Design alu, start of the top module:
module alu #(
    parameter INST_W = 4,
    parameter INT_W  = 6,
    parameter FRAC_W = 10,
    parameter DATA_W = INT_W + FRAC_W
)(
    input                      i_clk,
    input                      i_rst_n,
    input                      i_in_valid,
    output                     o_busy,
    input         [INST_W-1:0] i_inst,
    input  signed [DATA_W-1:0] i_data_a,
    input  signed [DATA_W-1:0] i_data_b,
    output                     o_out_valid,
    output        [DATA_W-1:0] o_data
);
localparam SADD = 4'd0;  
localparam SSUB = 4'd1;  
localparam SMUL = 4'd2;  
localparam SACC = 4'd3;  
localparam SOFT = 4'd4;  
localparam XOR = 4'd5;   
localparam ARSH = 4'd6;  
localparam LROT = 4'd7;  
localparam CLZ = 4'd8;   
localparam RM4 = 4'd9;   
localparam MEM_H = 16;   
integer i;
localparam RANGE1 = 6'b100000;
localparam RANGE2 = 6'b010000;
localparam RANGE3 = 6'b001000;
localparam RANGE4 = 6'b000100;
localparam RANGE5 = 6'b000010;
localparam RANGE6 = 6'b000001;
localparam WAIT = 1'b0;
localparam EXE = 1'b1;
reg signed [DATA_W-1:0] comb_result; 
reg [DATA_W-1:0] rot_result; 
  ...
Size: about 4800 cells after synthesis, ~57 I/O pins.
==> flow/config.mk <==
export PLATFORM = sky130hd
export DESIGN_NAME = alu
export DESIGN_NICKNAME = alu
export VERILOG_FILES = /design/flow/design.v
export SDC_FILE = /design/flow/constraint.sdc
export NUM_CORES = 4
export LEC_CHECK = 0
export CAP_MARGIN = 20
export CORE_MARGIN = 2
export CORE_UTILIZATION = 72
export CTS_CLUSTER_SIZE = 37
export PLACE_DENSITY = 0.67
export SETUP_SLACK_MARGIN = 2.74
export SLEW_MARGIN = 20
==> flow/constraint.sdc <==
create_clock -name core_clock -period 9.23 [get_ports {i_clk}]
set_input_delay 1.8460 -clock core_clock [delete_from_list [all_inputs] [get_ports {i_clk}]]
set_output_delay 1.8460 -clock core_clock [all_outputs]
set_load 0.01 [all_outputs]
run.sh (not shown) runs the stock make flow with config.mk's settings and CLKGATE_MAP_FILE=.
The baseline finished with negative setup slack left.
Rerun with:
Settings changed: CAP_MARGIN 20 to 35, CORE_MARGIN 2 to 4, CORE_UTILIZATION 72 to 40, CTS_CLUSTER_SIZE 37 to not set, MAX_ROUTING_LAYER set to met4, PLACE_DENSITY 0.67 to not set, SETUP_SLACK_MARGIN 2.74 to not set, TNS_END_PERCENT set to 15.
Clock period 9.23 ns to 11.0 ns, I/O delays scaled along.
Now the flow passed the timing, DRC and antenna checks. Final area came out lower by a few percent. Worst hold slack gets better by 13 ps. Via count came out lower by about a fifth. Count of clock-buffer cells in the layout came out higher by 17. Synthesized cell count does not change. Die area came out higher by well over a third. First-iteration DRC count came out lower by well over a third. Routed wire length came out lower by roughly a tenth.
Rerun with:
Settings changed: ABC_AREA set to 1, CAP_MARGIN 35 to 20, CORE_MARGIN 4 to 2, CORE_UTILIZATION 40 to 72, CTS_CLUSTER_DIAMETER set to 398, CTS_CLUSTER_SIZE set to 10, HOLD_SLACK_MARGIN set to 0.29, MAX_ROUTING_LAYER met4 to not set, PLACE_DENSITY set to 0.37, SETUP_SLACK_MARGIN set to 0.91, TNS_END_PERCENT 15 to 10.
Clock period 11.0 ns to 4.96 ns, I/O delays scaled along.
What happened: Now the flow died in clock tree synthesis with DPL-0033; die size goes down by 43%; synthesized cell count goes up by 22%; area after synthesis goes up by 4.1%.
Rerun with:
Settings changed: ABC_AREA 1 to not set, CORE_UTILIZATION 72 to 40, CTS_CLUSTER_DIAMETER 398 to not set, CTS_CLUSTER_SIZE 10 to not set, HOLD_SLACK_MARGIN 0.29 to not set, PLACE_DENSITY 0.37 to not set, SETUP_SLACK_MARGIN 0.91 to not set, TNS_END_PERCENT 10 to not set.
Clock period 4.96 ns to 10.5 ns, I/O delays scaled along.
Result:
- This time the run finished clean
- area after synthesis drops by 3.9%
- die area climbs by 72%
- synthesized cell count drops by 18%
